**run.sh**
```bash
#!/bin/bash
# the make line also repeats each setting of config.mk as NAME=value (left out here)
make -C /OpenROAD-flow-scripts/flow DESIGN_CONFIG=/design/flow/config.mk WORK_HOME=/design/flow/orfs CLKGATE_MAP_FILE= finish
```
**design.v**
```verilog
`timescale 1ns / 1ps
module booth(
    input clk,
    input load,
    input reset,
    input [31:0] M,  
    input [31:0] Q,  
    output reg [63:0] P,  
    output done           
    );
    reg signed [63:0] A;                
    reg signed [31:0] Q_temp;            
    reg signed [31:0] M_temp;            
    reg [4:0] Count;                       
    reg Q_minus_one;                     
    always @(posedge clk)
    begin
        if (reset == 1) 
        begin
            A = 64'b0;
            Q_minus_one = 0;
            P = 64'b0;
            Q_temp = 32'b0;
            M_temp = 32'b0;
            Count = 5'd16;
        end
        else if (load == 1)
        begin
            Q_temp = Q;
            M_temp = M;
            A = 64'b0;    
            Q_minus_one = 0;  
            Count = 5'd16;    
        end
        else if (Count > 5'd0)
        begin
            case ({Q_temp[1:0], Q_minus_one})
                3'b000, 3'b111:   
                    begin
                    end
                3'b001, 3'b010:   
                    begin
                        A = A + {{32{M_temp[31]}}, M_temp};
                    end
                3'b011:   
                    begin
                        A = A + ({{32{M_temp[31]}}, M_temp} << 1); 
                    end
                3'b100:   
                    begin
                        A = A - ({{32{M_temp[31]}}, M_temp} << 1); 
                    end
                3'b101, 3'b110:   
                    begin
                        A = A - {{32{M_temp[31]}}, M_temp}; 
                    end
            endcase
            Q_minus_one = Q_temp[1];
            Q_temp = {A[1:0], Q_temp[31:2]};   
            A = {A[63], A[63:2]};   
            Count = Count - 1'b1;
        end
        else
        begin
            Count = 5'b0;
        end
        P = {A[31:0], Q_temp};
    end
    assign done = (Count == 5'd0);
endmodule
```
**config.mk**
```make
export PLATFORM = sky130hd
export DESIGN_NAME = booth
export DESIGN_NICKNAME = booth
export VERILOG_FILES = /design/flow/design.v
export SDC_FILE = /design/flow/constraint.sdc
export NUM_CORES = 4
export LEC_CHECK = 0
export CAP_MARGIN = 20
export CORE_MARGIN = 2
export CORE_UTILIZATION = 61
export SLEW_MARGIN = 20
```
**constraint.sdc**
```tcl
create_clock -name core_clock -period 6.41 [get_ports {clk}]
set_input_delay 1.2820 -clock core_clock [delete_from_list [all_inputs] [get_ports {clk}]]
set_output_delay 1.2820 -clock core_clock [all_outputs]
set_load 0.01 [all_outputs]
```
==> qor.yml, run 1 <==
status: "no timing/DRC/antenna violations"
hold_start: "Count[0]$_SDFF_PP0_"
p_leak_nw: 7.19
synth-warning-count: 1
ys.flops: 132
aoi_share_pct: 32.4
logic_family: "AND-OR/OR-AND gates"
drv_cap: 0
grt_first_pass_wirelength_mm: 79.2
synth-xor-area-share_pct: 10.0
firstDrtPassIters: 5
synth-edff-count: 0
cts_buffers: 17
top_cells_by_count: "a21oi_1 (299), nand2_1 (250), nor2_1 (209)"
slew_viol_final: 0
cp_num_buf_inv: 1
synthArstFlopShare_pct: 0
crit_type: "reg -> reg"
muxShareOfSynthArea_pct: 2.58
regToRegSetupSlack_ps: 440
finalCritPeriodShare_pct: 93.1
dp_hpwl_mm: 36.5
clock_skew_ps: 14.0
fin_crit_ps: 5970
relSlewSlack_pct: 22.0
ys_seq_share_pct: 17.4
area_leaders: "dfxtp_1 (17%), ha_1 (11%), a21oi_1 (9.9%)"
peakVddDrop_uv: 178
p_comb_w: 0.00125
rows: 57
cts_buffer_depth: 2
synth_chip_area_um2: 15200
finalWeightedCongestion: 1.04
crit_path_end: "A[57]$_SDFFE_PP0N_"
grt_pass1_vias: 15200
r2r-start: "M_temp[14]$_SDFFE_PP0P_"
start_kind: "flop"
crit_start: "M_temp[14]$_SDFFE_PP0P_"
combPwrFrac_pct: 38.9
clock-sinks: 132
top_cell: "a21oi_1"
die_area_um2: 26100
switchingPower_w: 0.00130
r2r_cells: 20
clock-root-buffer: "clkbuf_16"
cts_hold_buf: 0
swShare_pct: 40.3
path_cells: "or4_1, nor3_1, nand2_1, nor3_2, nand4b_2, ha_1, nand2_1, o21ai_0, ha_1, nand4_1, or3_1, nor4_1, o2111ai_1, a31oi_1, buf_4, a211oi_2, o21ai_1, nand4_1, mux2i_1, a211o_1"
clock_latency_ps: 440
utilization_pct: 69.0
via_per_inst: 6.69
vias: 16400
area_growth_pct: 10.8
critical_path.top_delay_family: "simple AND/OR/NAND/NOR gates"
setup-tns-final_ps: 0
end_kind: "flop"
io_buffers: 131
setup_viol: 0
slowest_delay_ps: 600
antenna_found_initial: 0
hold_slack_ps: 439
yosysTopAreaCell: "dfxtp_1"
cp.required_ps: 6740
p_clk_w: 0.00102
hold_violations: 0
syn_inst: 2141
crit_fanout: 8
syn_avg_cell_area_um2: 7.08
ys_cells: 2141
coreArea_um2: 24300
cts_resized: 0
p_seq_w: 0.000950
initialDrtViolationCount: 1897
htree_levels: 4
grt_max_degree: 95
pwr-share-clk_pct: 31.6
p_per_area_nw_per_um2: 192
warnings: 28
intPower_w: 0.00192
syn_area_um2: 15200
synth_top_area_share_pct: 17.4
crit_slowest_cell: "or4_1"
diodes: 0
synth-adder-area-share_pct: 10.8
ys_sh_simple_pct: 20.0
synth_cell_types: 95
fp_util_pct: 62.3
power_leader: "combinational logic"
tightest_slew_ps: 1170
routed_wl_mm: 50.3
die_w_um: 162
arrival_ps: 6300
wl_per_cell_um: 20.5
worst-path-stages: 20
rsz0062_at_grt: "false"
seqPwrFrac_pct: 29.5
ios: 132
min_path_type: "reg -> reg"
drc: 0
synth_top_flop_cell: "dfxtp_1"
rr_endpoint: "A[57]$_SDFFE_PP0N_"
nNetsFinal: 2312
antenna_left: 0
grt_overflow: 0
worstHoldEndpoint: "Count[0]$_SDFF_PP0_"
gr-usage-all-layers_pct: 37.4
hold_path_depth: 1
post_cts_buffers: 0
fmax_mhz: 168
chipHeight_um: 162
cts_tree: "built"
clk_pin_slew_worst_paths_ps: 70
syn_nets: 2338
## final cells by class
class | count | area, um2
Inverter | 37 | 139
Timing Repair Buffer | 150 | 1450
Tap cell | 324 | 405
Multi-Input combinational cell | 1777 | 11600
Clock buffer | 17 | 425
Clock inverter | 15 | 168
Fill cell | 2167 | 7530
Sequential cell | 132 | 2640
## per-layer routing
metal / routed length (um) / track usage, %
met3: 4280 / 6.37
met1: 20300 / 47.0
met4: 2490 / 18.5
met5: 0 / 0
met2: 23200 / 61.9
## per-stage QoR
stage	total power [W]	setup WS (ps)	std cells	cell area, um2
final	0.00322	440	2452	16800
after global routing	0.00338	131	2452	16800
after CTS	0.00319	613	2452	16800
after detailed placement	0.00218	700	2420	16200
after global placement	0.00217	942	2420	16200
after floorplan	0.00185	1300	2141	15200
==> run 2, diff against run 1 <==
- CELL_PAD_IN_SITES_DETAIL_PLACEMENT: unset -> 2
- CELL_PAD_IN_SITES_GLOBAL_PLACEMENT: unset -> 0
- CORE_ASPECT_RATIO: unset -> 1.74
- CORE_MARGIN: 2 -> 10
- CORE_UTILIZATION: 61 -> 26
- CTS_CLUSTER_DIAMETER: unset -> 266
- GPL_ROUTABILITY_DRIVEN: unset -> 0
- PLACE_DENSITY_LB_ADDON: unset -> 0.27
- clock period: 6.41 -> 3.88 ns (I/O delays scaled with it)
==> run 2 against run 1 <==
Compared with the run above:
- now fails the layout checks on capacitance limit, slew limit, setup timing
- critical path type unchanged
- highest routed layer is now met5
- fmax shrank 29%
- worst setup slack lost 4900 ps
- critical endpoint is now A[50]$_SDFFE_PP0N_
- largest cell class unchanged
- design area grew 60%
==> qor.yml, run 2 <==
regToRegSetupSlack_ps: -4490
combPwrFrac_pct: 60.0
cts_hold_buf: 0
power_leader: "combinational logic"
drv_cap: 2
yosysTopAreaCell: "dfxtp_1"
clock-root-buffer: "clkbuf_16"
grt_first_pass_wirelength_mm: 218
dp_hpwl_mm: 82.7
antenna_found_initial: 24
wl_per_cell_um: 56.0
crit_type: "reg -> reg"
rows: 116
cp.required_ps: 4210
crit_fanout: 4
syn_nets: 2338
die_area_um2: 68700
vias: 28600
clk_pin_slew_worst_paths_ps: 100
synth_top_area_share_pct: 17.4
cts_buffers: 17
pwr-share-clk_pct: 21.8
via_per_inst: 7.83
top_cells_by_count: "a21oi_1 (299), nand2_1 (250), nor2_1 (209)"
synth_cell_types: 95
power.total_w: 0.00909
coreArea_um2: 57600
n_fill_cell: 6152
aoi_share_pct: 32.4
grt_max_degree: 63
relSlewSlack_pct: -34.0
synth-adder-area-share_pct: 10.8
chipHeight_um: 338
fmax_mhz: 119
swShare_pct: 53.9
worst-path-stages: 24
muxShareOfSynthArea_pct: 2.58
clock_latency_ps: 590
ios: 132
synth_top_flop_cell: "dfxtp_1"
area_leaders: "dfxtp_1 (17%), ha_1 (11%), a21oi_1 (9.9%)"
grt_overflow: 0
gr-usage-all-layers_pct: 44.5
cp_num_buf_inv: 4
p_leak_nw: 11.8
slew_viol_final: 2
cts_tree: "built"
syn_area_um2: 15200
min_path_type: "reg -> reg"
status: "complete, but fails checks"
path_cells: "nor2_1, nand2_8, buf_4, nor2_4, nand2_4, nor3_4, nand4b_4, ha_4, nand2_1, o21ai_1, ha_1, nand4_1, buf_4, buf_4, nor3_1, nand3_1, nand3_1, o21ai_1, a21oi_2, buf_4, a21boi_1, xnor2_1, a222oi_1, a21oi_1"
start_kind: "flop"
setup_viol: 60
syn_inst: 2141
switchingPower_w: 0.00490
area_growth_pct: 77.6
ys_seq_share_pct: 17.4
logic_family: "AND-OR/OR-AND gates"
grt_pass1_vias: 27300
critical_path.top_delay_family: "simple AND/OR/NAND/NOR gates"
p_seq_w: 0.00166
peakVddDrop_uv: 465
htree_levels: 4
hold_start: "Count[0]$_SDFF_PP0_"
synth-xor-area-share_pct: 10.0
antenna_left: 0
crit_start: "M_temp[12]$_SDFFE_PP0P_"
warnings: 31
end_kind: "flop"
fin_ws_ps: -4490
clock-sinks: 132
p_per_area_nw_per_um2: 338
ys.flops: 132
cp_common_cell: "buf_4"
synthArstFlopShare_pct: 0
final_cells: 3654
nNetsFinal: 3031
cts_buffer_depth: 2
finalCritPeriodShare_pct: 216
crit_path_end: "A[50]$_SDFFE_PP0N_"
utilization_pct: 46.7
synth_chip_area_um2: 15200
rr_endpoint: "A[50]$_SDFFE_PP0N_"
clock_skew_ps: 28.6
hold_violations: 0
p_comb_w: 0.00545
p_clk_w: 0.00198
synth-edff-count: 0
pre_cts_ws_ps: -1760
firstDrtPassIters: 14
ys_cells: 2141
drc: 0
seqPwrFrac_pct: 18.2
intPower_w: 0.00419
r2r-start: "M_temp[12]$_SDFFE_PP0P_"
r2r_cells: 24
fin_crit_ps: 8370
placed_cells: 3447
so_faults: "capacitance limit, slew limit, setup timing"
worstHoldEndpoint: "Count[0]$_SDFF_PP0_"
synth-warning-count: 1
initialDrtViolationCount: 5851
ys_sh_simple_pct: 20.0
die_w_um: 203
top_cell: "a21oi_1"
slowest_delay_ps: 1130
rsz0062_at_grt: "true"
arrival_ps: 8700
fp_util_pct: 26.3
hold_path_depth: 1
routed_wl_mm: 205
crit_slowest_cell: "nor2_1"
syn_avg_cell_area_um2: 7.08
io_buffers: 131
tightest_slew_ps: 2010
==> run 2: cell type report <==
type	count	area [um2]	area share (%)
flip-flops and latches	132	2660	9.87
diodes	40	100	0.372
clock buffers	17	425	1.58
multi-input cells	1777	15200	56.7
clock inverters	15	150	0.558
repair buffers	869	7230	26.9
inverters	37	143	0.530
well taps	767	960	3.57
==> run 2: what timing repair did <==
item / 4_1_cts / 5_1_grt
setup buffers: 90 / 63
pin swaps: 224 / 152
setup endpoints to repair: 55 / 58
gates resized: 486 / 277
==> run 2: routing by layer <==
| metal | GRT usage, % | wire length [um] | share of wire [%] | vias up |
|---|---|---|---|---|
| met5 | 3.86 | 1650 | 0.80 | - |
| met4 | 49.5 | 29500 | 14 | 48 |
| met3 | 21.1 | 32000 | 16 | 2179 |
| met2 | 70.1 | 80800 | 39 | 3790 |
| met1 | 38.9 | 60800 | 30 | 13400 |
| li1 | - | - | - | 9139 |
==> run 2: through the flow <==
stage	hold slack [ps]	cell area [um2]	TNS, ps
final	502	26900	-146520
after global routing	504	26900	-130310
after CTS	460	24900	-47610
after detailed placement	450	21400	-61020
after global placement	425	21400	-38930
after floorplan	413	15500	-14620
==> run 3, diff against run 2 <==
- ABC_AREA: unset -> 1
- CAP_MARGIN: 20 -> 10
- CELL_PAD_IN_SITES_DETAIL_PLACEMENT: 2 -> unset
- CELL_PAD_IN_SITES_GLOBAL_PLACEMENT: 0 -> unset
- CORE_ASPECT_RATIO: 1.74 -> unset
- CORE_MARGIN: 10 -> 4
- CORE_UTILIZATION: 26 -> 40
- CTS_CLUSTER_DIAMETER: 266 -> 129
- GPL_ROUTABILITY_DRIVEN: 0 -> 1
- HOLD_SLACK_MARGIN: unset -> 0.27
- MIN_ROUTING_LAYER: unset -> met1
- PLACE_DENSITY_LB_ADDON: 0.27 -> unset
- clock period: 3.88 -> 5.93 ns (I/O delays scaled with it)
==> run 3 against run 2 <==
Compared with the run above:
- now clean on timing, DRC and antenna
- wire length fell by 60%
- non-clock buffer count fell by 721
- first-iteration DRC count fell by 57%
- global-route usage fell by 14 points
- area after synthesis rose by 28%
- largest power group unchanged
==> qor.yml, run 3 <==
initialDrtViolationCount: 2491
fin_crit_ps: 4600
area_growth_pct: 11.4
r2r-start: "Q_temp[0]$_SDFFE_PP0P_"
combPwrFrac_pct: 38.7
warnings: 26
clock-root-buffer: "clkbuf_16"
cts_tree: "built"
die_area_um2: 52200
muxShareOfSynthArea_pct: 0
crit_path_end: "A[54]$_SDFFE_PP0N_"
n_fill_cell: 5441
post_cts_buffers: 0
regToRegSetupSlack_ps: 1330
syn_inst: 3805
firstDrtPassIters: 8
setup_viol: 0
ios: 132
switchingPower_w: 0.00153
p_clk_w: 0.00114
dpl_cell_area_um2: 21100
antenna_found_initial: 0
clk_pin_slew_worst_paths_ps: 70
synth-xor-area-share_pct: 1.53
tightest_slew_ps: 1040
slowest_delay_ps: 690
p_per_area_nw_per_um2: 164
path_cells: "nor2_2, nor2_4, inv_2, nor2_4, inv_2, nand2_1, nand2_1, ha_1, nand2_1, nor2_1, inv_1, nor2_1, nand2_1, nor3_1, nand2_1, nand3b_1, nand2_1, nand3_1, nand3_1, nand2_1, inv_1"
yosysTopAreaCell: "nand2_1"
syn_avg_cell_area_um2: 5.11
critical_path.top_delay_family: "simple AND/OR/NAND/NOR gates"
crit_slowest_cell: "nand2_1"
final_cells: 4486
ys_sh_simple_pct: 45.9
drc: 0
slew_viol_final: 0
peakVddDrop_uv: 268
flop_area_um2: 2640
worstHoldEndpoint: "Count[0]$_SDFF_PP0_"
fin_ws_ps: 1330
cp.required_ps: 6310
finalCritPeriodShare_pct: 77.6
synth_top_area_share_pct: 28.4
dp_hpwl_mm: 68.8
gr-usage-all-layers_pct: 30.5
combGateArea_um2: 13300
synth-adder-area-share_pct: 8.44
top_cell: "nand2_1"
antenna_left: 0
min_path_type: "reg -> reg"
crit_type: "reg -> reg"
setup-tns-final_ps: 0
seqPwrFrac_pct: 29.2
synth-warning-count: 1
ys_cells: 3805
crit_fanout: 36
status: "no timing/DRC/antenna violations"
hold_violations: 0
io_buffers: 131
clock-sinks: 132
synth_top_flop_cell: "dfxtp_1"
cts_hold_buf: 0
worst-path-stages: 21
area_leaders: "nand2_1 (28%), inv_1 (14%), dfxtp_1 (14%)"
hold_start: "Count[0]$_SDFF_PP0_"
vias: 23300
htree_levels: 4
fp_util_pct: 40.6
r2r_cells: 21
end_kind: "flop"
cp_common_cell: "nand2_1"
rsz0062_at_grt: "false"
relSlewSlack_pct: 30.6
hold_path_depth: 1
clock_latency_ps: 490
synth_chip_area_um2: 19400
synth_cell_types: 49
synthArstFlopShare_pct: 0
crit_start: "Q_temp[0]$_SDFFE_PP0P_"
placed_cells: 4454
ys.flops: 132
grt_overflow: 0
power_leader: "combinational logic"
top_cells_by_count: "nand2_1 (1,469), inv_1 (738), nand3_1 (278)"
cts_buffer_depth: 2
rows: 80
via_per_inst: 5.18
start_kind: "flop"
grt_first_pass_wirelength_mm: 123
p_seq_w: 0.00104
syn_area_um2: 19400
logic_family: "simple AND/OR/NAND/NOR gates"
chipHeight_um: 229
fin_area_um2: 21700
finalWeightedCongestion: 0.995
pre_cts_ws_ps: 1440
diodes: 0
p_leak_nw: 12.7
aoi_share_pct: 12.5
syn_nets: 4002
fmax_mhz: 217
synth-edff-count: 0
coreArea_um2: 47900
die_w_um: 229
cp_num_buf_inv: 4
wl_per_cell_um: 18.4
pwr-share-clk_pct: 32.0
drv_cap: 0
nNetsFinal: 4055
routed_wl_mm: 82.5
grt_max_degree: 54
swShare_pct: 43.2
p_comb_w: 0.00137
intPower_w: 0.00202
cts_buffers: 17
ys_seq_share_pct: 13.6
cts_resized: 0
grt_pass1_vias: 20900
clock_skew_ps: 18.2
rr_endpoint: "A[54]$_SDFFE_PP0N_"
arrival_ps: 4980
==> run 3: layout make-up <==
class / count / area share (%)
well taps: 615 / 3.55
inverters: 772 / 13.4
clock inverters: 15 / 0.849
repair buffers: 148 / 6.62
multi-input cells: 2787 / 61.4
flip-flops and latches: 132 / 12.2
clock buffers: 17 / 1.96
==> run 3: per-layer routing <==
layer | share of wire (%) | track usage (%) | vias up
met5 | 0 | 0 | -
met4 | 2.8 | 8.86 | 0
met3 | 10 | 7.61 | 100
met2 | 40 | 43.7 | 943
met1 | 47 | 44.9 | 10400
li1 | - | - | 11800
==> run 3: metrics by stage <==
step | hold WS (ps) | power (W) | util (%)
final | 440 | 0.00355 | 45.2
after global routing | 491 | 0.00375 | 45.2
after CTS | 444 | 0.00353 | 45.2
after detailed placement | 433 | 0.00239 | 43.9
after global placement | 429 | 0.00239 | 43.9
after floorplan | 413 | 0.00193 | -
==> run 4, diff against run 3 <==
- ABC_AREA: 1 -> unset
- CAP_MARGIN: 10 -> 5
- CORE_MARGIN: 4 -> 2
- CORE_UTILIZATION: 40 -> 72
- CTS_CLUSTER_DIAMETER: 129 -> unset
- CTS_CLUSTER_SIZE: unset -> 31
- GPL_ROUTABILITY_DRIVEN: 1 -> unset
- HOLD_SLACK_MARGIN: 0.27 -> unset
- PLACE_DENSITY: unset -> 0.36
- SETUP_SLACK_MARGIN: unset -> -0.38
- clock period: 5.93 -> 5.44 ns (I/O delays scaled with it)
==> run 4 against run 3 <==
Compared with the run above:
- the layout now fails its checks (setup timing)
- wire length is 38% lower
- final cell count is 46% lower
- count of clock-buffer cells in the layout is the same
==> qor.yml, run 4 <==
rr_endpoint: "A[51]$_SDFFE_PP0N_"
r2r-start: "M_temp[3]$_SDFFE_PP0P_"
aoi_share_pct: 32.4
synth-adder-area-share_pct: 10.8
chipHeight_um: 149
p_leak_nw: 7.32
flop_area_um2: 2640
hold_slack_ps: 449
muxShareOfSynthArea_pct: 2.58
ios: 132
worstHoldEndpoint: "Count[0]$_SDFF_PP0_"
antenna_found_initial: 0
tightest_slew_ps: 1250
cts_buffer_depth: 2
grt_max_degree: 90
firstDrtPassIters: 9
diodes: 0
crit_path_end: "A[51]$_SDFFE_PP0N_"
fp_util_pct: 72.8
synthArstFlopShare_pct: 0
p_comb_w: 0.00152
slowest_delay_ps: 540
synth_cell_types: 95
routed_wl_mm: 50.9
crit_start: "M_temp[3]$_SDFFE_PP0P_"
path_cells: "or4_4, nor2b_2, and2_1, nand2_1, nor2_2, nand2_1, nor3_4, nand4b_2, ha_1, nand2_1, o21ai_0, ha_1, nand2_1, nor3_1, nand3_1, o311ai_0, nor2_1, buf_4, o32a_1, nor3_1, nor2_1, xnor2_1, a221oi_1, o2bb2ai_1"
clock_skew_ps: 11.8
drc: 0
setup_viol: 8
r2r_cells: 24
antenna_left: 0
slew_viol_final: 0
intPower_w: 0.00229
synth-xor-area-share_pct: 10.0
grt_pass1_vias: 16100
coreArea_um2: 20800
synth_top_flop_cell: "dfxtp_1"
ys_seq_share_pct: 17.4
status: "complete, but fails checks"
rows: 53
cts_buffers: 17
syn_inst: 2141
critical_path.top_delay_family: "simple AND/OR/NAND/NOR gates"
gr-usage-all-layers_pct: 44.3
dp_hpwl_mm: 36.1
cts_tree: "built"
fmax_mhz: 179
fin_crit_ps: 5590
clock_latency_ps: 450
relSlewSlack_pct: 16.5
seqPwrFrac_pct: 28.9
grt_first_pass_wirelength_mm: 80.1
arrival_ps: 5920
clk_pin_slew_worst_paths_ps: 70
p_clk_w: 0.00124
syn_area_um2: 15200
top_cells_by_count: "a21oi_1 (299), nand2_1 (250), nor2_1 (209)"
min_path_type: "reg -> reg"
regToRegSetupSlack_ps: -150
hold_path_depth: 1
power_leader: "combinational logic"
p_seq_w: 0.00112
finalWeightedCongestion: 1.05
warnings: 28
peakVddDrop_uv: 206
pwr-share-clk_pct: 32.0
cp_num_buf_inv: 1
clock-sinks: 132
syn_nets: 2338
synth_chip_area_um2: 15200
io_buffers: 131
p_per_area_nw_per_um2: 228
synth-edff-count: 0
swShare_pct: 40.8
ys_cells: 2141
crit_type: "reg -> reg"
drv_cap: 0
ys_sh_simple_pct: 20.0
htree_levels: 4
die_area_um2: 22200
finalCritPeriodShare_pct: 103
area_leaders: "dfxtp_1 (17%), ha_1 (11%), a21oi_1 (9.9%)"
combGateArea_um2: 11600
vias: 17100
so_faults: "setup timing"
combPwrFrac_pct: 39.1
pre_cts_ws_ps: 44.5
fin_ws_ps: -149
clock-root-buffer: "clkbuf_16"
hold_start: "Count[0]$_SDFF_PP0_"
synth-warning-count: 1
cp.required_ps: 5770
synth_top_area_share_pct: 17.4
start_kind: "flop"
logic_family: "AND-OR/OR-AND gates"
end_kind: "flop"
n_fill_cell: 1514
grt_overflow: 0
top_cell: "a21oi_1"
switchingPower_w: 0.00158
yosysTopAreaCell: "dfxtp_1"
die_w_um: 149
worst-path-stages: 24
via_per_inst: 7.05
area_growth_pct: 11.9
setup-tns-final_ps: -658
wl_per_cell_um: 21.0
initialDrtViolationCount: 1801
hold_violations: 0
cp_common_cell: "nand2_1"
nNetsFinal: 2337
crit_fanout: 5
syn_avg_cell_area_um2: 7.08
ys.flops: 132
crit_slowest_cell: "or4_4"
-- run 4: metrics by stage --
| step | util, % | power [W] | area (um2) | cells |
|---|---|---|---|---|
| 2_1_floorplan | - | 0.00219 | 15200 | 2141 |
| 3_3_place_gp | 78.2 | 0.00254 | 16300 | 2392 |
| 3_5_place_dp | 78.2 | 0.00258 | 16300 | 2392 |
| 4_1_cts | 81.2 | 0.00380 | 16900 | 2424 |
| 5_1_grt | 81.4 | 0.00403 | 17000 | 2428 |
| 6_report | 81.4 | 0.00387 | 17000 | 2428 |
-- run 4: what timing repair did --
item,in CTS,in global routing
hold buffers,0,0
resized,0,7
setup endpoints to repair,0,7
setup buffers,0,4
-- run 4: final cells by class --
class / instances / area share [%]
Multi-Input combinational cell: 1777 / 68.3
Sequential cell: 132 / 15.6
Timing Repair Buffer: 175 / 9.64
Clock buffer: 17 / 2.51
Tap cell: 275 / 2.03
Clock inverter: 15 / 1.12
Inverter: 37 / 0.819
-- run 4: metal layers --
metal	track usage, %	part of all wire [%]
met5	0	0
met4	28.4	7.3
met3	10.1	11
met2	72.3	45
met1	52.5	37
==> run 5, diff against run 4 <==
- CAP_MARGIN: 5 -> 40
- PLACE_DENSITY: 0.36 -> unset
- PLACE_DENSITY_LB_ADDON: unset -> 0.05
- SETUP_SLACK_MARGIN: -0.38 -> -0.51
- clock period: 5.44 -> 5.32 ns (I/O delays scaled with it)
==> run 5 against run 4 <==
Compared with the run above:
- still fails the layout checks on setup timing
- design area increased by 0.89%
- highest routed layer is now met5
- clock skew increased by 3.1 ps
- flip-flop count unchanged
- first-iteration DRC count increased by 20%
- register-to-register slack got worse by 80 ps
- combinational power increased by 6%
- utilization increased by 0.72 points
- largest power group unchanged
- largest cell class unchanged
- hold slack got worse by 3.8 ps
- count of clock-buffer cells in the layout unchanged
- critical endpoint unchanged
- area after synthesis unchanged
- synthesized cell count unchanged
==> qor.yml, run 5 <==
clock-root-buffer: "clkbuf_16"
crit_type: "reg -> reg"
crit_path_end: "A[51]$_SDFFE_PP0N_"
hold_start: "Count[4]$_SDFF_PP1_"
setup_viol: 13
pwr-share-clk_pct: 31.7
hold_path_depth: 2
cts_buffer_depth: 2
cts_tree: "built"
p_comb_w: 0.00161
regToRegSetupSlack_ps: -230
p_leak_nw: 7.43
clock-sinks: 132
r2r_cells: 23
vias: 17300
slowest_delay_ps: 540
fin_crit_ps: 5550
fin_area_um2: 17100
drv_cap: 0
crit_fanout: 6
dpl_cell_area_um2: 16400
worstHoldEndpoint: "Count[4]$_SDFF_PP1_"
via_per_inst: 7.08
top_cells_by_count: "a21oi_1 (299), nand2_1 (250), nor2_1 (209)"
fin_ws_ps: -233
dp_hpwl_mm: 37.5
clock_skew_ps: 14.9
p_per_area_nw_per_um2: 235
ios: 132
nNetsFinal: 2356
die_w_um: 149
firstDrtPassIters: 7
logic_family: "AND-OR/OR-AND gates"
grt_pass1_vias: 16400
synthArstFlopShare_pct: 0
post_cts_buffers: 0
gr-usage-all-layers_pct: 46.3
intPower_w: 0.00236
synth_top_area_share_pct: 17.4
yosysTopAreaCell: "dfxtp_1"
ys_cells: 2141
drc: 0
coreArea_um2: 20800
synth-edff-count: 0
cp.required_ps: 5650
syn_area_um2: 15200
power_leader: "combinational logic"
synth_cell_types: 95
hold_violations: 0
ys_seq_share_pct: 17.4
synth_top_flop_cell: "dfxtp_1"
fmax_mhz: 180
status: "complete, but fails checks"
top_cell: "a21oi_1"
crit_slowest_cell: "or4_4"
setup-tns-final_ps: -1190
rr_endpoint: "A[51]$_SDFFE_PP0N_"
swShare_pct: 41.1
final_cells: 2447
min_path_type: "reg -> reg"
arrival_ps: 5880
syn_inst: 2141
seqPwrFrac_pct: 28.3
p_clk_w: 0.00127
htree_levels: 4
r2r-start: "M_temp[3]$_SDFFE_PP0P_"
critical_path.top_delay_family: "simple AND/OR/NAND/NOR gates"
antenna_left: 0
ys.flops: 132
peakVddDrop_uv: 145
syn_nets: 2338
switchingPower_w: 0.00165
clk_pin_slew_worst_paths_ps: 70
rows: 53
antenna_found_initial: 1
clock_latency_ps: 450
routed_wl_mm: 53.1
end_kind: "flop"
io_buffers: 131
grt_overflow: 0
crit_start: "M_temp[3]$_SDFFE_PP0P_"
warnings: 26
so_faults: "setup timing"
start_kind: "flop"
synth-xor-area-share_pct: 10.0
synth_chip_area_um2: 15200
worst-path-stages: 23
area_growth_pct: 12.9
synth-warning-count: 1
synth-adder-area-share_pct: 10.8
muxShareOfSynthArea_pct: 2.58
hold_slack_ps: 445
ys_sh_simple_pct: 20.0
placed_cells: 2413
finalWeightedCongestion: 1.06
tightest_slew_ps: 836
cp_num_buf_inv: 0
die_area_um2: 22200
aoi_share_pct: 32.4
slew_viol_final: 0
syn_avg_cell_area_um2: 7.08
area_leaders: "dfxtp_1 (17%), ha_1 (11%), a21oi_1 (9.9%)"
grt_max_degree: 69
diodes: 0
cts_buffers: 17
fp_util_pct: 72.8
chipHeight_um: 149
relSlewSlack_pct: 44.3
grt_first_pass_wirelength_mm: 82.6
combPwrFrac_pct: 40.0
finalCritPeriodShare_pct: 104
path_cells: "or4_4, nor2b_2, and2_1, nand2_1, nor2_1, nand2_1, nor3_2, nand4b_2, ha_1, nand2_1, o21ai_0, ha_1, nand2_1, nor3_1, nand3_1, o311ai_0, nor2_1, o32a_1, nor3_1, nor2_1, xnor2_1, a221oi_1, o2bb2ai_1"
cp_common_cell: "nand2_1"
p_seq_w: 0.00114
initialDrtViolationCount: 2165
wl_per_cell_um: 21.7
run 5: area by class of cell:
type / instances / area (um2)
Multi-Input combinational cell: 1777 / 11600
Tap cell: 275 / 344
Sequential cell: 132 / 2640
Timing Repair Buffer: 194 / 1820
Clock buffer: 17 / 425
Fill cell: 1414 / 3720
Inverter: 37 / 139
Clock inverter: 15 / 175
run 5: repair_timing:
item	4_1_cts	5_1_grt
resized	0	3
endpoints found under the setup margin	0	1
hold buffers	0	0
run 5: through the flow:
step / worst slack, ps / utilization, % / power, W
floorplan: 211 / - / 0.00223
global placement: 183 / 78.9 / 0.00262
detailed placement: -4.88 / 79.0 / 0.00267
CTS: -132 / 81.9 / 0.00394
global route: -511 / 82.2 / 0.00416
finish: -233 / 82.2 / 0.00401
run 5: per-layer routing:
metal	GRT usage, %	wire length (um)
met3	12.4	5980
met1	53.7	19200
met5	0	17
met2	73.3	23700
met4	34.2	4230
==> run 6, diff against run 5 <==
- ABC_AREA: unset -> 1
- CAP_MARGIN: 40 -> 15
- CTS_CLUSTER_DIAMETER: unset -> 199
- CTS_CLUSTER_SIZE: 31 -> 96
- MIN_ROUTING_LAYER: met1 -> unset
- PLACE_DENSITY_LB_ADDON: 0.05 -> unset
- SETUP_SLACK_MARGIN: -0.51 -> -0.31
- clock period: 5.32 -> 3.34 ns (I/O delays scaled with it)
==> run 6 against run 5 <==
Compared with the run above:
- the flow now stops in global routing (5_1_grt)
- die area grew 28%
- synthesized cell count grew 78%
- area after synthesis grew 28%
==> qor.yml, run 6 <==
die_w_um: 168
fp_util_pct: 72.8
yosysTopAreaCell: "nand2_1"
dpl_cell_area_um2: 23000
cts_buffer_depth: 2
grt_overflow: 107
cts_buffers: 17
synth-edff-count: 0
status: "stopped before the end"
synth-xor-area-share_pct: 1.53
clock-root-buffer: "clkbuf_16"
top_cells_by_count: "nand2_1 (1,469), inv_1 (738), nand3_1 (278)"
gr-usage-all-layers_pct: 79.2
area_leaders: "nand2_1 (28%), inv_1 (14%), dfxtp_1 (14%)"
muxShareOfSynthArea_pct: 0
dp_hpwl_mm: 65.3
aoi_share_pct: 12.5
syn_avg_cell_area_um2: 5.11
chipHeight_um: 168
synth-adder-area-share_pct: 8.44
synth_chip_area_um2: 19400
tool.error: "[ERROR GRT-0116] Global routing finished with congestion. Check the congestion regions in the DRC Viewer."
rows: 60
synth_top_flop_cell: "dfxtp_1"
finalWeightedCongestion: 1.29
ys_seq_share_pct: 13.6
clock-sinks: 132
syn_inst: 3805
syn_nets: 4002
synth_cell_types: 49
logic_family: "simple AND/OR/NAND/NOR gates"
ys_sh_simple_pct: 45.9
ys.flops: 132
die_area_um2: 28300
synth_top_area_share_pct: 28.4
failed_stage: "global routing (5_1_grt)"
htree_levels: 4
ys_cells: 3805
synth-warning-count: 1
top_cell: "nand2_1"
ios: 132
synthArstFlopShare_pct: 0
coreArea_um2: 26700
io_buffers: 131
syn_area_um2: 19400
-- run 6: timing repair --
| action | in CTS |
|---|---|
| endpoints found under the setup margin | 47 |
| setup buffers | 15 |
| hold endpoints to repair | 0 |
| hold buffers | 0 |
| pin swaps | 41 |
| gates resized | 145 |
-- run 6: routing by layer --
layer  GRT usage, %  GRT overflow
met5           41.0             0
met4           80.1            50
met3           62.6             1
met2           95.7            50
met1           78.8             6
-- run 6: through the flow --
stage          power, W  hold slack (ps)  std cells  setup slack (ps)
3_5_place_dp    0.00462              450       4476              -517
3_3_place_gp    0.00448              425       4476              -339
2_1_floorplan   0.00343              413       3805               250
4_1_cts         0.00681              459       4522              -364
==> run 7, diff against run 6 <==
- ABC_AREA: 1 -> unset
- CAP_MARGIN: 15 -> 20
- CORE_UTILIZATION: 72 -> 70
- CTS_CLUSTER_DIAMETER: 199 -> 221
- CTS_CLUSTER_SIZE: 96 -> 41
- HOLD_SLACK_MARGIN: unset -> -0.09
- SETUP_SLACK_MARGIN: -0.31 -> unset
- clock period: 3.34 -> 4.54 ns (I/O delays scaled with it)
==> run 7 against run 6 <==
Compared with the run above:
- the run again fails in global routing (5_1_grt)
- die area down 19%
- synthesized cell count shrank 44%
- area after synthesis decreased by 22%
==> qor.yml, run 7 <==
status: "stopped before the end"
failed_stage: "global routing (5_1_grt)"
tool.error: "[ERROR GRT-0116] Global routing finished with congestion. Check the congestion regions in the DRC Viewer."
io_buffers: 131
clock-root-buffer: "clkbuf_16"
syn_avg_cell_area_um2: 7.08
syn_area_um2: 15200
synth-edff-count: 0
die_w_um: 151
rows: 53
grt_overflow: 263
cts_buffer_depth: 2
chipHeight_um: 151
synth-adder-area-share_pct: 10.8
synthArstFlopShare_pct: 0
dp_hpwl_mm: 41.1
yosysTopAreaCell: "dfxtp_1"
cts_hold_buf: 0
htree_levels: 4
coreArea_um2: 21200
syn_inst: 2141
ys_seq_share_pct: 17.4
syn_nets: 2338
area_leaders: "dfxtp_1 (17%), ha_1 (11%), a21oi_1 (9.9%)"
synth_chip_area_um2: 15200
ys_sh_simple_pct: 20.0
synth_cell_types: 95
top_cell: "a21oi_1"
fp_util_pct: 71.6
top_cells_by_count: "a21oi_1 (299), nand2_1 (250), nor2_1 (209)"
die_area_um2: 22800
ys_cells: 2141
ios: 132
cts_buffers: 17
synth_top_flop_cell: "dfxtp_1"
synth_top_area_share_pct: 17.4
clock-sinks: 132
ys.flops: 132
logic_family: "AND-OR/OR-AND gates"
dpl_cell_area_um2: 18600
finalWeightedCongestion: 1.05
gr-usage-all-layers_pct: 89.4
muxShareOfSynthArea_pct: 2.58
synth-xor-area-share_pct: 10.0
synth-warning-count: 1
aoi_share_pct: 32.4
-- run 7: per-stage QoR --
step | setup WS (ps) | cells | TNS, ps
floorplan | -393 | 2141 | -955
global placement | -346 | 2682 | -4430
detailed placement | -613 | 2682 | -8850
CTS | -376 | 2755 | -6320
-- run 7: timing repair --
action	4_1_cts
pin swaps	91
buffers inserted	41
resized	149
gates cloned	0
setup endpoints to repair	34
-- run 7: per-layer routing --
metal | GRT overflow | global-route usage [%]
met5 | 1 | 65.5
met4 | 109 | 91.1
met2 | 129 | 99.8
met1 | 9 | 86.5
met3 | 15 | 82.4
==> run 8, diff against run 7 <==
- CORE_UTILIZATION: 70 -> 52
- CTS_CLUSTER_DIAMETER: 221 -> unset
- CTS_CLUSTER_SIZE: 41 -> 95
- HOLD_SLACK_MARGIN: -0.09 -> unset
- clock period: 4.54 -> 5.23 ns (I/O delays scaled with it)
==> run 8 against run 7 <==
Compared with the run above:
- now clean on timing, DRC and antenna
- die area grew 34%
- synthesized cell count is the same
- area after synthesis is the same
==> qor.yml, run 8 <==
die_w_um: 175
synth_cell_types: 95
n_fill_cell: 2744
chipHeight_um: 175
cts_tree: "built"
tightest_slew_ps: 1090
rows: 62
p_leak_nw: 7.75
peakVddDrop_uv: 248
worst-path-stages: 20
antenna_found_initial: 0
via_per_inst: 6.30
grt_first_pass_wirelength_mm: 81.2
use_met3_pct: 5.13
pwr-share-clk_pct: 30.3
top_cells_by_count: "a21oi_1 (299), nand2_1 (250), nor2_1 (209)"
drc: 0
grt_overflow: 0
fp_util_pct: 52.8
power.total_w: 0.00402
cp.required_ps: 5560
yosysTopAreaCell: "dfxtp_1"
cp_num_buf_inv: 1
relSlewSlack_pct: 26.9
logic_family: "AND-OR/OR-AND gates"
crit_path_end: "A[50]$_SDFFE_PP0N_"
min_path_type: "reg -> reg"
cp_common_cell: "or4_4"
vias: 16400
area_leaders: "dfxtp_1 (17%), ha_1 (11%), a21oi_1 (9.9%)"
power_leader: "combinational logic"
rr_endpoint: "A[50]$_SDFFE_PP0N_"
io_buffers: 131
syn_area_um2: 15200
hold_start: "Count[0]$_SDFF_PP0_"
firstDrtPassIters: 6
combPwrFrac_pct: 40.9
initialDrtViolationCount: 1256
wl_per_cell_um: 20.0
p_comb_w: 0.00165
r2r_cells: 20
crit_fanout: 5
crit_start: "M_temp[3]$_SDFFE_PP0P_"
utilization_pct: 61.9
synth_chip_area_um2: 15200
arrival_ps: 5450
ios: 132
regToRegSetupSlack_ps: 110
r2r-start: "M_temp[3]$_SDFFE_PP0P_"
rsz0062_at_grt: "true"
synth-xor-area-share_pct: 10.0
synth_top_flop_cell: "dfxtp_1"
critical_path.top_delay_family: "simple AND/OR/NAND/NOR gates"
swShare_pct: 40.6
p_clk_w: 0.00122
top_cell: "a21oi_1"
ys_cells: 2141
cts_buffer_depth: 2
hold_violations: 0
status: "no timing/DRC/antenna violations"
pre_cts_ws_ps: -93.5
p_per_area_nw_per_um2: 226
ys_sh_simple_pct: 20.0
slowest_delay_ps: 550
syn_inst: 2141
synth-edff-count: 0
crit_type: "reg -> reg"
cts_buffers: 17
fin_crit_ps: 5120
fmax_mhz: 195
crit_slowest_cell: "or4_4"
grt_pass1_vias: 15300
clock_skew_ps: 12.8
routed_wl_mm: 52.1
htree_levels: 4
finalWeightedCongestion: 0.986
drv_cap: 0
diodes: 0
syn_nets: 2338
clock-root-buffer: "clkbuf_16"
intPower_w: 0.00239
start_kind: "flop"
ys_seq_share_pct: 17.4
worstHoldEndpoint: "Count[0]$_SDFF_PP0_"
seqPwrFrac_pct: 28.7
setup_viol: 0
syn_avg_cell_area_um2: 7.08
fin_area_um2: 17800
clk_pin_slew_worst_paths_ps: 70
grt_busiest_layer: "met2"
fin_ws_ps: 112
antenna_left: 0
synthArstFlopShare_pct: 0
warnings: 29
grtUsageMet1_pct: 41.4
slew_viol_final: 0
synth-warning-count: 1
clock-sinks: 132
muxShareOfSynthArea_pct: 2.58
coreArea_um2: 28700
aoi_share_pct: 32.4
finalCritPeriodShare_pct: 97.9
p_seq_w: 0.00116
ys.flops: 132
dp_hpwl_mm: 39.3
synth_top_area_share_pct: 17.4
gr-usage-all-layers_pct: 33.0
die_area_um2: 30500
hold_slack_ps: 443
nNetsFinal: 2403
hold_path_depth: 1
path_cells: "or4_4, or2_4, nand2b_4, or4_4, nor3_4, nor2_1, xnor2_1, ha_2, buf_6, nand2_2, nor2_2, a21boi_2, o21ai_2, o41ai_4, a21oi_2, o41a_4, o31ai_4, xor2_1, a222oi_1, a21oi_1"
grt_max_degree: 68
switchingPower_w: 0.00164
area_growth_pct: 17.3
synth-adder-area-share_pct: 10.8
clock_latency_ps: 470
dpl_cell_area_um2: 16900
end_kind: "flop"
use_met2_pct: 56.3
[run 8: per-layer routing]
metal	vias to the layer above	wire length, um
met2	602	24900
li1	7889	-
met3	117	3110
met1	7779	22000
met5	-	0
met4	0	2000
[run 8: layout make-up]
| cell class | count | area [um2] | share of cell area [%] |
|---|---|---|---|
| Sequential cell | 132 | 2640 | 14.9 |
| Inverter | 37 | 139 | 0.781 |
| Multi-Input combinational cell | 1777 | 11800 | 66.3 |
| Timing Repair Buffer | 241 | 2150 | 12.1 |
| Clock inverter | 15 | 155 | 0.873 |
| Clock buffer | 17 | 425 | 2.39 |
| Tap cell | 384 | 480 | 2.70 |
[run 8: through the flow]
step | instances | setup TNS (ps)
2_1_floorplan | 2141 | 0
3_3_place_gp | 2563 | 0
3_5_place_dp | 2563 | -240
4_1_cts | 2595 | 0
5_1_grt | 2603 | -243
6_report | 2603 | 0
[run 8: what timing repair did]
action	CTS	global route
hold endpoints to repair	0	0
gates resized	5	52
setup endpoints to repair	9	23
buffers inserted	0	8
hold buffers	0	0
pin swaps	0	18
==> run 9, diff against run 8 <==
- CELL_PAD_IN_SITES_DETAIL_PLACEMENT: unset -> 1
- CORE_ASPECT_RATIO: unset -> 0.59
- CORE_UTILIZATION: 52 -> 24
- CTS_CLUSTER_SIZE: 95 -> 70
- MAX_ROUTING_LAYER: unset -> met5
- PLACE_DENSITY_LB_ADDON: unset -> 0.05
- SLEW_MARGIN: 20 -> 30
- clock period: 5.23 -> 4.33 ns (I/O delays scaled with it)
==> run 9 against run 8 <==
Compared with the run above:
- area after synthesis unchanged
- the layout now fails its checks (setup timing)
- critical path depth increased by 1
- non-clock buffer count increased by 566
- combinational power increased by 93%
- first-iteration DRC count increased by 9.9%
- register-to-register slack got worse by 950 ps
- fmax decreased by 0.95%
- total power increased by 51%
- clock skew about the same
- sequential share of layout area decreased by 4.4 points
- count of clock-buffer cells in the layout unchanged
- design area increased by 42%
==> qor.yml, run 9 <==
p_seq_w: 0.00139
hold_start: "Count[0]$_SDFF_PP0_"
grt_pass1_vias: 19300
synth-adder-area-share_pct: 10.8
gr-usage-all-layers_pct: 24.4
p_leak_nw: 11.3
power_leader: "combinational logic"
clk_pin_slew_worst_paths_ps: 70
utilization_pct: 40.7
slew_viol_final: 0
critical_path.top_delay_family: "simple AND/OR/NAND/NOR gates"
warnings: 29
antenna_left: 0
slowest_delay_ps: 540
finalCritPeriodShare_pct: 119
synth_chip_area_um2: 15200
pre_cts_ws_ps: -1150
r2r_cells: 21
placed_cells: 3496
drv_cap: 0
synth_top_area_share_pct: 17.4
rsz0062_at_grt: "true"
ios: 132
regToRegSetupSlack_ps: -840
syn_nets: 2338
chipHeight_um: 197
cts_buffers: 17
aoi_share_pct: 32.4
worst-path-stages: 21
cp_num_buf_inv: 2
synth_top_flop_cell: "dfxtp_1"
routed_wl_mm: 82.4
pwr-share-clk_pct: 24.7
nNetsFinal: 2969
crit_type: "reg -> reg"
htree_levels: 4
area_growth_pct: 67.2
logic_family: "AND-OR/OR-AND gates"
initialDrtViolationCount: 1380
rows: 70
syn_area_um2: 15200
crit_path_end: "A[50]$_SDFFE_PP0N_"
intPower_w: 0.00356
path_cells: "or4_4, or2_4, nand2b_4, or4_4, nor3_4, buf_6, nor2_4, xnor2_2, ha_1, buf_6, a21oi_4, o21ai_4, nand3b_1, nor3_4, o41ai_4, a21oi_2, o41a_4, o31ai_4, xor2_1, a222oi_1, a21oi_1"
final_cells: 3613
clock_latency_ps: 470
synth_cell_types: 95
fp_util_pct: 24.4
synth-warning-count: 1
wl_per_cell_um: 22.8
diodes: 0
relSlewSlack_pct: 36.0
dp_hpwl_mm: 63.6
status: "complete, but fails checks"
synthArstFlopShare_pct: 0
synth-edff-count: 0
min_path_type: "reg -> reg"
antenna_found_initial: 0
muxShareOfSynthArea_pct: 2.58
via_per_inst: 5.25
grt_first_pass_wirelength_mm: 121
ys_sh_simple_pct: 20.0
ys.flops: 132
crit_fanout: 4
peakVddDrop_uv: 241
syn_avg_cell_area_um2: 7.08
fin_ws_ps: -837
top_cells_by_count: "a21oi_1 (299), nand2_1 (250), nor2_1 (209)"
fin_crit_ps: 5170
end_kind: "flop"
synth-xor-area-share_pct: 10.0
hold_path_depth: 1
crit_slowest_cell: "or4_4"
die_w_um: 331
p_comb_w: 0.00319
seqPwrFrac_pct: 22.9
grt_max_degree: 63
cts_hold_buf: 0
yosysTopAreaCell: "dfxtp_1"
swShare_pct: 41.5
syn_inst: 2141
drc: 0
cts_buffer_depth: 2
firstDrtPassIters: 5
arrival_ps: 5490
clock-root-buffer: "clkbuf_16"
cts_tree: "built"
r2r-start: "M_temp[6]$_SDFFE_PP0P_"
ys_cells: 2141
worstHoldEndpoint: "Count[0]$_SDFF_PP0_"
setup_viol: 38
clock-sinks: 132
top_cell: "a21oi_1"
ys_seq_share_pct: 17.4
clock_skew_ps: 12.9
combPwrFrac_pct: 52.4
coreArea_um2: 62200
area_leaders: "dfxtp_1 (17%), ha_1 (11%), a21oi_1 (9.9%)"
grt_overflow: 0
vias: 19000
fmax_mhz: 194
p_clk_w: 0.00150
die_area_um2: 65200
power.total_w: 0.00608
p_per_area_nw_per_um2: 240
finalWeightedCongestion: 0.917
io_buffers: 131
hold_violations: 0
rr_endpoint: "A[50]$_SDFFE_PP0N_"
tightest_slew_ps: 957
cp.required_ps: 4650
crit_start: "M_temp[6]$_SDFFE_PP0P_"
start_kind: "flop"
so_faults: "setup timing"
switchingPower_w: 0.00252
run 9: routing by layer:
layer	GRT usage, %	part of all wire, %	vias up
met1	39.1	54	9435
li1	-	-	8998
met3	6.33	7.3	52
met4	4.10	1.0	0
met5	0	0	-
met2	31.9	38	482
run 9: what timing repair did:
| action | in CTS | in global routing |
|---|---|---|
| setup buffers | 71 | 34 |
| gates resized | 333 | 237 |
| pin swaps | 170 | 148 |
| cloned | 0 | 1 |
| setup endpoints to repair | 47 | 49 |
run 9: layout make-up:
class,count,area [um2]
multi-input cells,1777,14300
fillers,7340,36900
repair buffers,807,6680
well taps,828,1040
clock buffers,17,425
clock inverters,15,144
inverters,37,140
flip-flops and latches,132,2650
run 9: metrics by stage:
stage	area (um2)	TNS [ps]	hold WS, ps
final	25300	-20960	441
after global routing	25300	-27170	464
after CTS	23900	-23420	445
after detailed placement	21300	-31740	436
after global placement	21300	-29230	433
after floorplan	15300	-3640	413
==> run 10, diff against run 9 <==
- ABC_AREA: unset -> 0
- CAP_MARGIN: 20 -> 0
- CELL_PAD_IN_SITES_DETAIL_PLACEMENT: 1 -> unset
- CORE_ASPECT_RATIO: 0.59 -> unset
- CORE_UTILIZATION: 24 -> 72
- CTS_CLUSTER_DIAMETER: unset -> 391
- CTS_CLUSTER_SIZE: 70 -> 98
- MAX_ROUTING_LAYER: met5 -> unset
- PLACE_DENSITY: unset -> 0.39
- PLACE_DENSITY_LB_ADDON: 0.05 -> unset
- SLEW_MARGIN: 30 -> 20
- TNS_END_PERCENT: unset -> 15
- clock period: 4.33 -> 4.39 ns (I/O delays scaled with it)
==> run 10 against run 9 <==
Compared with the run above:
- the run now fails in clock tree synthesis (4_1_cts)
- area after synthesis stayed put
- die area fell by 66%
- synthesized cell count is the same
==> qor.yml, run 10 <==
coreArea_um2: 20800
fp_util_pct: 72.8
die_area_um2: 22200
syn_area_um2: 15200
ys_cells: 2141
failed_stage: "clock tree synthesis (4_1_cts)"
syn_avg_cell_area_um2: 7.08
top_cell: "a21oi_1"
synth_chip_area_um2: 15200
ys.flops: 132
synth_top_flop_cell: "dfxtp_1"
die_w_um: 149
rows: 53
synth-xor-area-share_pct: 10.0
logic_family: "AND-OR/OR-AND gates"
status: "stopped before the end"
synth-edff-count: 0
area_leaders: "dfxtp_1 (17%), ha_1 (11%), a21oi_1 (9.9%)"
yosysTopAreaCell: "dfxtp_1"
tool.error: "[ERROR DPL-0033] detailed placement checks failed during check placement."
ys_seq_share_pct: 17.4
top_cells_by_count: "a21oi_1 (299), nand2_1 (250), nor2_1 (209)"
dpl_cell_area_um2: 19200
synth_cell_types: 95
synth-adder-area-share_pct: 10.8
synthArstFlopShare_pct: 0
finalWeightedCongestion: 1.08
aoi_share_pct: 32.4
syn_nets: 2338
muxShareOfSynthArea_pct: 2.58
dp_hpwl_mm: 48.7
synth_top_area_share_pct: 17.4
io_buffers: 131
ios: 132
chipHeight_um: 149
ys_sh_simple_pct: 20.0
synth-warning-count: 1
syn_inst: 2141
-- run 10: through the flow --
stage,setup slack (ps),power [W],TNS (ps),instances
global placement,-514,0.00357,-9780,2768
detailed placement,-878,0.00373,-21260,2768
floorplan,-543,0.00272,-3890,2141
==> run 11, diff against run 10 <==
- ABC_AREA: 0 -> unset
- CAP_MARGIN: 0 -> 10
- CORE_UTILIZATION: 72 -> 52
- CTS_CLUSTER_DIAMETER: 391 -> 50
- CTS_CLUSTER_SIZE: 98 -> 99
- GPL_ROUTABILITY_DRIVEN: unset -> 1
- GPL_TIMING_DRIVEN: unset -> 1
- MAX_ROUTING_LAYER: unset -> met5
- PLACE_DENSITY: 0.39 -> unset
- PLACE_DENSITY_LB_ADDON: unset -> 0.25
- SETUP_SLACK_MARGIN: unset -> 0.65
- TNS_END_PERCENT: 15 -> 100
- clock period: 4.39 -> 5.46 ns (I/O delays scaled with it)
==> run 11 against run 10 <==
Compared with the run above:
- the run now finishes clean
- synthesized cell count unchanged
- die area up 37%
- area after synthesis unchanged
==> qor.yml, run 11 <==
worst-path-stages: 17
area_growth_pct: 25.5
swShare_pct: 40.4
muxShareOfSynthArea_pct: 2.58
synth_chip_area_um2: 15200
antenna_left: 0
setup-tns-final_ps: 0
finalCritPeriodShare_pct: 90.9
yosysTopAreaCell: "dfxtp_1"
power_leader: "combinational logic"
min_path_type: "reg -> reg"
finalWeightedCongestion: 1.02
p_per_area_nw_per_um2: 216
use_met3_pct: 5.59
syn_inst: 2141
chipHeight_um: 175
syn_area_um2: 15200
wl_per_cell_um: 21.0
cp_common_cell: "or4_4"
combPwrFrac_pct: 42.2
relSlewSlack_pct: 25.0
rr_endpoint: "A[51]$_SDFFE_PP0N_"
synth-edff-count: 0
hold_path_depth: 1
cts_buffer_depth: 2
htree_levels: 4
synth-warning-count: 1
cts_hold_buf: 0
antenna_found_initial: 0
hold_start: "Count[0]$_SDFF_PP0_"
drv_cap: 0
crit_type: "reg -> reg"
grt_busiest_layer: "met2"
synth-xor-area-share_pct: 10.0
io_buffers: 131
top_cell: "a21oi_1"
diodes: 0
worstHoldEndpoint: "Count[0]$_SDFF_PP0_"
top_cells_by_count: "a21oi_1 (299), nand2_1 (250), nor2_1 (209)"
rows: 62
fmax_mhz: 201
gr-usage-all-layers_pct: 33.5
peakVddDrop_uv: 219
logic_family: "AND-OR/OR-AND gates"
dp_hpwl_mm: 38.1
ys_sh_simple_pct: 20.0
power.total_w: 0.00412
path_cells: "or4_4, or2_4, nand2b_4, or4_4, nor3_4, nor2_1, xnor2_1, ha_2, nand4_1, a2111oi_4, o21ai_4, o41ai_4, a31o_4, a21o_1, a31oi_2, xnor2_2, o2bb2ai_1"
p_seq_w: 0.00112
crit_slowest_cell: "or4_4"
crit_start: "M_temp[6]$_SDFFE_PP0P_"
cp.required_ps: 5830
switchingPower_w: 0.00166
synth_top_area_share_pct: 17.4
ys_seq_share_pct: 17.4
clock-sinks: 132
coreArea_um2: 28700
arrival_ps: 5340
critical_path.top_delay_family: "simple AND/OR/NAND/NOR gates"
routed_wl_mm: 54.9
p_comb_w: 0.00174
fp_util_pct: 52.8
cts_tree: "built"
slew_viol_final: 0
regToRegSetupSlack_ps: 490
rsz0062_at_grt: "true"
drc: 0
grt_first_pass_wirelength_mm: 83.5
p_leak_nw: 8.00
r2r-start: "M_temp[6]$_SDFFE_PP0P_"
crit_path_end: "A[51]$_SDFFE_PP0N_"
clock-root-buffer: "clkbuf_16"
area_leaders: "dfxtp_1 (17%), ha_1 (11%), a21oi_1 (9.9%)"
synth-adder-area-share_pct: 10.8
clk_pin_slew_worst_paths_ps: 70
fin_crit_ps: 4970
cts_buffers: 17
pre_cts_ws_ps: 139
nNetsFinal: 2413
status: "no timing/DRC/antenna violations"
hold_violations: 0
pwr-share-clk_pct: 30.6
via_per_inst: 6.52
synth_cell_types: 95
end_kind: "flop"
ys.flops: 132
aoi_share_pct: 32.4
intPower_w: 0.00245
syn_nets: 2338
syn_avg_cell_area_um2: 7.08
p_clk_w: 0.00126
grt_overflow: 0
tightest_slew_ps: 1120
clock_latency_ps: 450
grt_pass1_vias: 15700
fin_ws_ps: 495
grt_max_degree: 106
warnings: 31
ios: 132
seqPwrFrac_pct: 27.1
die_w_um: 175
cp_num_buf_inv: 0
crit_fanout: 5
r2r_cells: 17
ys_cells: 2141
synth_top_flop_cell: "dfxtp_1"
start_kind: "flop"
initialDrtViolationCount: 1692
clock_skew_ps: 12.4
slowest_delay_ps: 550
grtUsageMet1_pct: 41.1
setup_viol: 0
firstDrtPassIters: 8
vias: 17000
die_area_um2: 30500
use_met2_pct: 56.0
synthArstFlopShare_pct: 0
-- run 11: timing repair --
item	4_1_cts	5_1_grt
pin swaps	52	76
cloned	0	2
resized	129	196
endpoints found under the setup margin	26	33
buffers inserted	31	39
-- run 11: layout make-up --
type	count	area, um2
Tap cell	384	480
Multi-Input combinational cell	1777	12900
Sequential cell	132	2650
Clock buffer	17	425
Clock inverter	15	188
Inverter	37	139
Timing Repair Buffer	251	2250
Fill cell	2486	9680
-- run 11: metal layers --
metal	share of wire, %	up-vias
li1	-	7905
met1	40	8040
met2	47	856
met3	7.4	240
met4	5.6	0
met5	0	-
-- run 11: metrics by stage --
stage	hold WS, ps	util (%)	area (um2)	instances
floorplan	413	-	15200	2141
global placement	425	57.6	16500	2509
detailed placement	441	57.6	16500	2509
global route	468	66.3	19000	2613
CTS	452	62.4	17900	2572
finish	449	66.3	19000	2613
==> run 12, diff against run 11 <==
- ABC_AREA: unset -> 1
- CAP_MARGIN: 10 -> 20
- CORE_UTILIZATION: 52 -> 72
- CTS_CLUSTER_DIAMETER: 50 -> unset
- CTS_CLUSTER_SIZE: 99 -> 98
- GPL_ROUTABILITY_DRIVEN: 1 -> unset
- GPL_TIMING_DRIVEN: 1 -> unset
- MAX_ROUTING_LAYER: met5 -> unset
- PLACE_DENSITY_LB_ADDON: 0.25 -> unset
- SETUP_SLACK_MARGIN: 0.65 -> unset
- TNS_END_PERCENT: 100 -> 10
- clock period: 5.46 -> 8.56 ns (I/O delays scaled with it)
==> run 12 against run 11 <==
Compared with the run above:
- still clean
- non-clock buffer count down 112
- sequential share of layout area down 1.5 points
- global-route usage up 18 points
- first-iteration DRC count rose to 2.5 times the previous value
- area after synthesis up 28%
- final cell count up 61%
- combinational power down 45%
- clock power down about 40%
- critical endpoint is now A[33]$_SDFFE_PP0N_
==> qor.yml, run 12 <==
status: "no timing/DRC/antenna violations"
rows: 60
regToRegSetupSlack_ps: 3110
syn_area_um2: 19400
crit_fanout: 61
gr-usage-all-layers_pct: 51.2
peakVddDrop_uv: 129
cp.required_ps: 8890
synthArstFlopShare_pct: 0
p_clk_w: 0.000758
end_kind: "flop"
ios: 132
cts_hold_buf: 0
cts_resized: 0
antenna_found_initial: 0
muxShareOfSynthArea_pct: 0
crit_type: "reg -> reg"
combGateArea_um2: 13300
pwr-share-clk_pct: 31.1
synth-xor-area-share_pct: 1.53
p_seq_w: 0.000721
synth_chip_area_um2: 19400
r2r-start: "Q_temp[0]$_SDFFE_PP0P_"
synth_top_area_share_pct: 28.4
cp_common_cell: "nand2_1"
seqPwrFrac_pct: 29.6
setup_viol: 0
use_met3_pct: 21.9
area_growth_pct: 9.13
cts_tree: "built"
warnings: 28
tightest_slew_ps: 1210
routed_wl_mm: 75.3
hold_start: "Count[0]$_SDFF_PP0_"
antenna_left: 0
syn_avg_cell_area_um2: 5.11
ys.flops: 132
cts_buffer_depth: 2
cp_num_buf_inv: 5
hold_path_depth: 1
syn_inst: 3805
rsz0062_at_grt: "false"
clock-sinks: 132
synth-edff-count: 0
logic_family: "simple AND/OR/NAND/NOR gates"
n_fill_cell: 2183
p_comb_w: 0.000959
yosysTopAreaCell: "nand2_1"
coreArea_um2: 26700
clock_skew_ps: 16.6
synth_cell_types: 49
crit_slowest_cell: "nand2_1"
finalCritPeriodShare_pct: 63.7
wl_per_cell_um: 17.9
worst-path-stages: 21
vias: 25700
min_path_type: "reg -> reg"
die_w_um: 168
nNetsFinal: 4046
io_buffers: 131
switchingPower_w: 0.00107
aoi_share_pct: 12.5
grt_first_pass_wirelength_mm: 116
drv_cap: 0
slowest_delay_ps: 690
p_per_area_nw_per_um2: 115
path_cells: "nand2_1, inv_2, nor2_4, buf_4, inv_2, nor2_4, inv_2, nand2_1, nand2_1, ha_1, nand2_1, nor2_1, nand2_1, nor2_1, nand3_1, nand3_1, nand2_1, nand3_1, nand3_1, nand2_1, inv_1"
grtUsageMet1_pct: 64.4
synth_top_flop_cell: "dfxtp_1"
slew_viol_final: 0
grt_overflow: 0
p_leak_nw: 12.7
ys_cells: 3805
grt_busiest_layer: "met2"
final_cells: 4204
clock_latency_ps: 440
fin_crit_ps: 5450
hold_violations: 0
use_met2_pct: 75.4
cts_buffers: 17
via_per_inst: 6.12
relSlewSlack_pct: 19.0
ys_seq_share_pct: 13.6
die_area_um2: 28300
power_leader: "combinational logic"
grt_pass1_vias: 23100
top_cell: "nand2_1"
setup-tns-final_ps: 0
start_kind: "flop"
arrival_ps: 5780
swShare_pct: 43.8
chipHeight_um: 168
ys_sh_simple_pct: 45.9
fp_util_pct: 72.8
combPwrFrac_pct: 39.3
htree_levels: 4
crit_path_end: "A[33]$_SDFFE_PP0N_"
rr_endpoint: "A[33]$_SDFFE_PP0N_"
r2r_cells: 21
synth-warning-count: 1
flop_area_um2: 2640
top_cells_by_count: "nand2_1 (1,469), inv_1 (738), nand3_1 (278)"
drc: 0
post_cts_buffers: 0
firstDrtPassIters: 13
clock-root-buffer: "clkbuf_16"
critical_path.top_delay_family: "simple AND/OR/NAND/NOR gates"
clk_pin_slew_worst_paths_ps: 60
crit_start: "Q_temp[0]$_SDFFE_PP0P_"
syn_nets: 4002
area_leaders: "nand2_1 (28%), inv_1 (14%), dfxtp_1 (14%)"
dp_hpwl_mm: 58.8
intPower_w: 0.00137
worstHoldEndpoint: "Count[0]$_SDFF_PP0_"
fmax_mhz: 183
grt_max_degree: 66
placed_cells: 4171
finalWeightedCongestion: 1.16
synth-adder-area-share_pct: 8.44
initialDrtViolationCount: 4235
==> run 12: layer usage <==
layer	wire length [um]	share of wire, %
met4	4260	5.7
met2	29600	39
met3	14200	19
met5	87	0.12
met1	27100	36
==> run 12: through the flow <==
| stage | total power [W] | setup slack (ps) | area, um2 | util, % | hold WS, ps |
|---|---|---|---|---|---|
| after floorplan | 0.00134 | 5460 | 19400 | - | 413 |
| after global placement | 0.00159 | 3620 | 20600 | 77.3 | 425 |
| after detailed placement | 0.00162 | 3480 | 20600 | 77.3 | 447 |
| after CTS | 0.00236 | 3470 | 21200 | 79.4 | 458 |
| after global routing | 0.00252 | 2920 | 21200 | 79.4 | 485 |
| final | 0.00244 | 3110 | 21200 | 79.4 | 456 |
==> run 12: layout make-up <==
cell class | count | area share (%)
clock buffers | 18 | 2.07
repair buffers | 139 | 6.46
multi-input cells | 2787 | 62.7
diodes | 1 | 0.0118
well taps | 341 | 2.01
inverters | 772 | 13.7
clock inverters | 14 | 0.643
flip-flops and latches | 132 | 12.5
==> run 13, diff against run 12 <==
- ABC_AREA: 1 -> 0
- CELL_PAD_IN_SITES_DETAIL_PLACEMENT: unset -> 0
- CORE_MARGIN: 2 -> 9
- CORE_UTILIZATION: 72 -> 71
- CTS_CLUSTER_SIZE: 98 -> 41
- PLACE_DENSITY_LB_ADDON: unset -> 0.11
- SETUP_SLACK_MARGIN: unset -> -0.14
- SLEW_MARGIN: 20 -> 0
- TNS_END_PERCENT: 10 -> unset
- clock period: 8.56 -> 9.55 ns (I/O delays scaled with it)
==> run 13 against run 12 <==
Compared with the run above:
- utilization shrank 0.092 points
- via count shrank 34%
- register-to-register slack gained 90 ps
- sequential share of layout area grew 3.4 points
- die area shrank 5.0%
- first-iteration DRC count shrank 51%
- total power shrank 11%
- critical path depth grew 2
- design area shrank 21%
- critical path type unchanged
- highest routed layer is now met4
==> qor.yml, run 13 <==
flop_area_um2: 2640
fin_crit_ps: 6350
dp_hpwl_mm: 38.3
grt_overflow: 0
clock-root-buffer: "clkbuf_16"
ios: 132
yosysTopAreaCell: "dfxtp_1"
r2r-start: "M_temp[3]$_SDFFE_PP0P_"
routed_wl_mm: 52.9
regToRegSetupSlack_ps: 3200
grt_max_degree: 76
arrival_ps: 6690
gr-usage-all-layers_pct: 38.2
crit_path_end: "A[57]$_SDFFE_PP0N_"
p_comb_w: 0.000864
top_cell: "a21oi_1"
cts_buffer_depth: 2
fp_util_pct: 72.1
cp_common_cell: "nand2_1"
diodes: 0
die_w_um: 164
cts_buffers: 17
status: "no timing/DRC/antenna violations"
clock_skew_ps: 16.4
drv_cap: 0
synth-adder-area-share_pct: 10.8
rr_endpoint: "A[57]$_SDFFE_PP0N_"
synth_cell_types: 95
dpl_cell_area_um2: 16100
seqPwrFrac_pct: 29.1
setup_viol: 0
power.total_w: 0.00218
hold_violations: 0
intPower_w: 0.00127
synthArstFlopShare_pct: 0
syn_nets: 2338
clock-sinks: 132
synth-xor-area-share_pct: 10.0
switchingPower_w: 0.000910
fmax_mhz: 157
io_buffers: 131
clk_pin_slew_worst_paths_ps: 80
crit_type: "reg -> reg"
aoi_share_pct: 32.4
htree_levels: 4
ys.flops: 132
hold_path_depth: 1
grt_first_pass_wirelength_mm: 83.5
crit_slowest_cell: "or4_4"
antenna_found_initial: 0
cts_hold_buf: 0
rsz0062_at_grt: "false"
slowest_delay_ps: 570
ys_cells: 2141
muxShareOfSynthArea_pct: 2.58
crit_start: "M_temp[3]$_SDFFE_PP0P_"
synth_top_flop_cell: "dfxtp_1"
area_leaders: "dfxtp_1 (17%), ha_1 (11%), a21oi_1 (9.9%)"
p_clk_w: 0.000681
combGateArea_um2: 11600
min_path_type: "reg -> reg"
worstHoldEndpoint: "Count[0]$_SDFF_PP0_"
tightest_slew_ps: 1070
firstDrtPassIters: 12
crit_fanout: 17
hold_start: "Count[0]$_SDFF_PP0_"
peakVddDrop_uv: 121
critical_path.top_delay_family: "simple AND/OR/NAND/NOR gates"
chipHeight_um: 164
syn_inst: 2141
syn_area_um2: 15200
r2r_cells: 23
vias: 17000
initialDrtViolationCount: 2083
cp.required_ps: 9890
ys_sh_simple_pct: 20.0
combPwrFrac_pct: 39.7
area_growth_pct: 10.0
clock_latency_ps: 450
syn_avg_cell_area_um2: 7.08
antenna_left: 0
rows: 53
top_cells_by_count: "a21oi_1 (299), nand2_1 (250), nor2_1 (209)"
swShare_pct: 41.7
setup-tns-final_ps: 0
die_area_um2: 26900
cts_tree: "built"
finalWeightedCongestion: 1.04
power_leader: "combinational logic"
n_fill_cell: 1528
nNetsFinal: 2307
cp_num_buf_inv: 0
warnings: 26
logic_family: "AND-OR/OR-AND gates"
worst-path-stages: 23
ys_seq_share_pct: 17.4
relSlewSlack_pct: 28.6
slew_viol_final: 0
start_kind: "flop"
pwr-share-clk_pct: 31.2
synth_chip_area_um2: 15200
synth-edff-count: 0
finalCritPeriodShare_pct: 66.5
fin_area_um2: 16700
synth-warning-count: 1
post_cts_buffers: 0
wl_per_cell_um: 22.1
drc: 0
end_kind: "flop"
p_seq_w: 0.000634
p_per_area_nw_per_um2: 131
grt_pass1_vias: 16200
via_per_inst: 7.08
cts_resized: 0
path_cells: "or4_4, nor2b_2, and2_1, nand2_1, nor2_1, nand2_1, nor3_2, nand4b_2, ha_1, nand2_1, o21ai_0, ha_1, nand4_1, or3_1, nand2b_1, a21oi_1, o21ai_0, a31oi_1, a211oi_2, o21ai_1, nand4_1, mux2i_1, a211o_1"
p_leak_nw: 7.17
coreArea_um2: 21000
synth_top_area_share_pct: 17.4
[run 13: stage by stage]
step / hold WS [ps] / std cells / util (%) / worst slack [ps]
CTS: 452 / 2398 / 79.3 / 3380
global route: 467 / 2398 / 79.3 / 2900
global placement: 421 / 2366 / 76.6 / 3620
finish: 446 / 2398 / 79.3 / 3200
detailed placement: 440 / 2366 / 76.6 / 3400
floorplan: 413 / 2141 / - / 4440
[run 13: layout make-up]
| type | count | share of cell area [%] |
|---|---|---|
| clock buffer | 17 | 2.55 |
| inverter | 37 | 0.833 |
| multi-input combinational | 1777 | 69.3 |
| sequential | 132 | 15.9 |
| tap | 275 | 2.06 |
| timing repair buffer | 145 | 8.45 |
| clock inverter | 15 | 0.938 |
[run 13: layer usage]
layer / GRT usage (%) / part of all wire, %
met2: 62.4 / 47
met4: 29.6 / 7.8
met1: 43.0 / 36
met5: 0 / 0
met3: 7.97 / 9.3
Power is estimated from default activity; no workload was simulated.
